// saw2sin
module saw2sin
( input  var        i_clk
, input  var [15:0] i_saw
, output var [15:0] o_sin
);
Settings: LEC_CHECK=0, ABC_AREA=1, CAP_MARGIN=10, CELL_PAD_IN_SITES_DETAIL_PLACEMENT=0, CORE_MARGIN=2, CORE_UTILIZATION=72, CTS_CLUSTER_SIZE=15, GPL_ROUTABILITY_DRIVEN=1, GPL_TIMING_DRIVEN=1, PLACE_DENSITY_LB_ADDON=0.13, SETUP_SLACK_MARGIN=-1.61, SLEW_MARGIN=20; clock period 25.4 ns.
run.sh (not shown) runs the stock make flow with config.mk's settings and CLKGATE_MAP_FILE=.
The baseline failed in detailed placement (3_5_place_dp).
Then changed:
Settings changed: ABC_AREA 1 to unset, CAP_MARGIN 10 to 20, CELL_PAD_IN_SITES_DETAIL_PLACEMENT 0 to unset, CORE_UTILIZATION 72 to 40, CTS_CLUSTER_SIZE 15 to unset, GPL_ROUTABILITY_DRIVEN 1 to unset, GPL_TIMING_DRIVEN 1 to unset, PLACE_DENSITY_LB_ADDON 0.13 to unset, SETUP_SLACK_MARGIN -1.61 to unset.
Clock period 25.4 ns to 67.6 ns, I/O delays scaled along.
Now the flow went through all stages and came out clean.
Synthesized area falls by 0.65%.
Die size went up by 77%.
Synthesized cell count went down by 11%.
Then changed:
Settings changed: CORE_UTILIZATION 40 to 15.
Clock period 67.6 ns to 76.6 ns, I/O delays scaled along.
- core utilization falls by 30 points
- count of clock-buffer cells in the layout stays the same
- setup slack is better by 1700 ps
- final cell count rises by 27%
Then changed:
Settings changed: CORE_UTILIZATION 15 to 57.
Clock period 76.6 ns to 57.4 ns, I/O delays scaled along.
After rerunning: This time the run stopped in global routing (5_1_grt) with GRT-0232. Area after synthesis stays the same. Die area decreases by well over a third. Synthesized cell count does not change.


== run 1 ==
Starting RTL as in the previous note.
Design saw2sin, start of the top module:
module saw2sin
( input  var        i_clk
, input  var [15:0] i_saw
, output var [15:0] o_sin
);
clock: 95.9 ns
lec_check: 0
cap_margin: 20
cell_pad_in_sites_detail_placement: 1
cell_pad_in_sites_global_placement: 3
core_margin: 2
core_utilization: 54
cts_cluster_size: 57
place_density_lb_addon: 0.17
setup_slack_margin: -2.0
slew_margin: 20
Run 1: FLW-0024 in global placement without I/O -> run aborted
### run 1 -> run 2
- CAP_MARGIN now 5, was 20
- CELL_PAD_IN_SITES_DETAIL_PLACEMENT now 2, was 1
- CELL_PAD_IN_SITES_GLOBAL_PLACEMENT now 0, was 3
- HOLD_SLACK_MARGIN now 0.15, previously not set
- CORE_MARGIN now 4, was 2
- MAX_ROUTING_LAYER now met4, previously not set
### Flow results
- detailed placement: run 2 exited with error
- Run 2 and run 1 ended up with nearly the same synthesized cell count.
- Initial core utilization: run 1 vs run 2, no meaningful difference
- Re compound-cell area share of the yosys netlist: no difference whatsoever between run 1 and run 2.
- Between run 2 and run 1, the area enclosed by the die boundary is lower for run 1.
- Comparing run 1 against run 2, there is no change at all in number of placement rows.
- Between run 2 and run 1, the netlist area before placement does not differ in any meaningful way.
- Run 2 has chip width above what run 1 had.
What run 3 does differently from run 2 at the input level:
- a deleted PLACE_DENSITY_LB_ADDON that had been 0.17
- a change of CORE_MARGIN from 4 to 2
- an added TNS_END_PERCENT of 5
- a deleted SETUP_SLACK_MARGIN that had been -2.0
- a deleted CELL_PAD_IN_SITES_GLOBAL_PLACEMENT that had been 0
- a deleted HOLD_SLACK_MARGIN that had been 0.15
- a deleted CELL_PAD_IN_SITES_DETAIL_PLACEMENT that had been 2
- a change of CORE_UTILIZATION from 54 to 72
- a change of CTS_CLUSTER_SIZE from 57 to 34
- a change of the clock period (ns, I/O delays scaled along) from 95.9 to 62.6
### Flow results
- Run 3 did not finish; a tool error ended it in global routing.
- Summary — core utilization at floorplan, run 3 relative to run 2: higher, by 18 points.
- Changes observed in run 3 relative to run 2: vertical die dimension went down 14%, die area lower, site row count has decreased, synthesized chip area reported by yosys about even, horizontal extent of the die moved down.
### run 3 -> run 4
- CTS_CLUSTER_SIZE no longer set, was 34
- CAP_MARGIN now 20, was 5
- MAX_ROUTING_LAYER no longer set, was met4
- CORE_UTILIZATION now 57, was 72
- the clock period (ns, I/O delays scaled along) now 57.4, was 62.6
Notes after the runs:
Finished, but not clean: run 4, with negative setup slack.
Synthesized cell count came out exactly the same in run 3 and run 4.
Per the comparison of run 4 with run 3, worst setup slack after placement went down 3.27 ns; die span in y went up 31 µm.
Between run 3 and run 4, the number of buffers inserted to repair setup after CTS is lower for run 3.
Taking run 4 as 1.0, run 3 lands at 1.05 on global placer's final weighted congestion.
Re simple-gate share of the synthesized area: no difference whatsoever between run 4 and run 3.
For the die area, run 4 came in about 26% higher than run 3 did.
Looking at core box area across both flows, run 4 is the weaker of the two, with run 3 ahead.
Across both runs, quantity of gates resized following cts was lower for run 4 than for run 3.


Setup of run a:
Starting RTL as in the previous note.
Settings: LEC_CHECK=0, ABC_AREA=1, CAP_MARGIN=25, CELL_PAD_IN_SITES_DETAIL_PLACEMENT=2, CELL_PAD_IN_SITES_GLOBAL_PLACEMENT=1, CORE_ASPECT_RATIO=1.35, CORE_MARGIN=2, CORE_UTILIZATION=28, CTS_CLUSTER_DIAMETER=226, CTS_CLUSTER_SIZE=60, GPL_ROUTABILITY_DRIVEN=1, GPL_TIMING_DRIVEN=0, HOLD_SLACK_MARGIN=-0.09, MAX_ROUTING_LAYER=met4, MIN_ROUTING_LAYER=met2, PLACE_DENSITY=0.83, SETUP_SLACK_MARGIN=2.98, SLEW_MARGIN=20; clock period 55.4 ns.
Status: run a FAILED at global routing (tool error)
Edits applied to the flow inputs when going from run a to run b:
==> flow/config.mk <==
export PLATFORM = sky130hd
export DESIGN_NAME = saw2sin
export DESIGN_NICKNAME = saw2sin
export VERILOG_FILES = /design/flow/design.v
export SDC_FILE = /design/flow/constraint.sdc
export NUM_CORES = 4
export LEC_CHECK = 0
export ABC_AREA = 0
export CAP_MARGIN = 10
export CELL_PAD_IN_SITES_DETAIL_PLACEMENT = 0
export CORE_MARGIN = 2
export CORE_UTILIZATION = 57
export CTS_CLUSTER_DIAMETER = 183
export CTS_CLUSTER_SIZE = 100
export GPL_ROUTABILITY_DRIVEN = 0
export GPL_TIMING_DRIVEN = 0
export SETUP_SLACK_MARGIN = 2.98
export SLEW_MARGIN = 20
export TNS_END_PERCENT = 40
## What came out
- Count of different cell masters after synthesis (run b vs. run a) increases by more than half
- Compound-gate portion of the synthesized area | run b above run a
- Status run b: flow complete, layout not clean - setup timing
- In the metrics for run b and run a, the one carrying the higher synthesized area is run a.
- Total number of clock tree sinks: run b vs run a identical
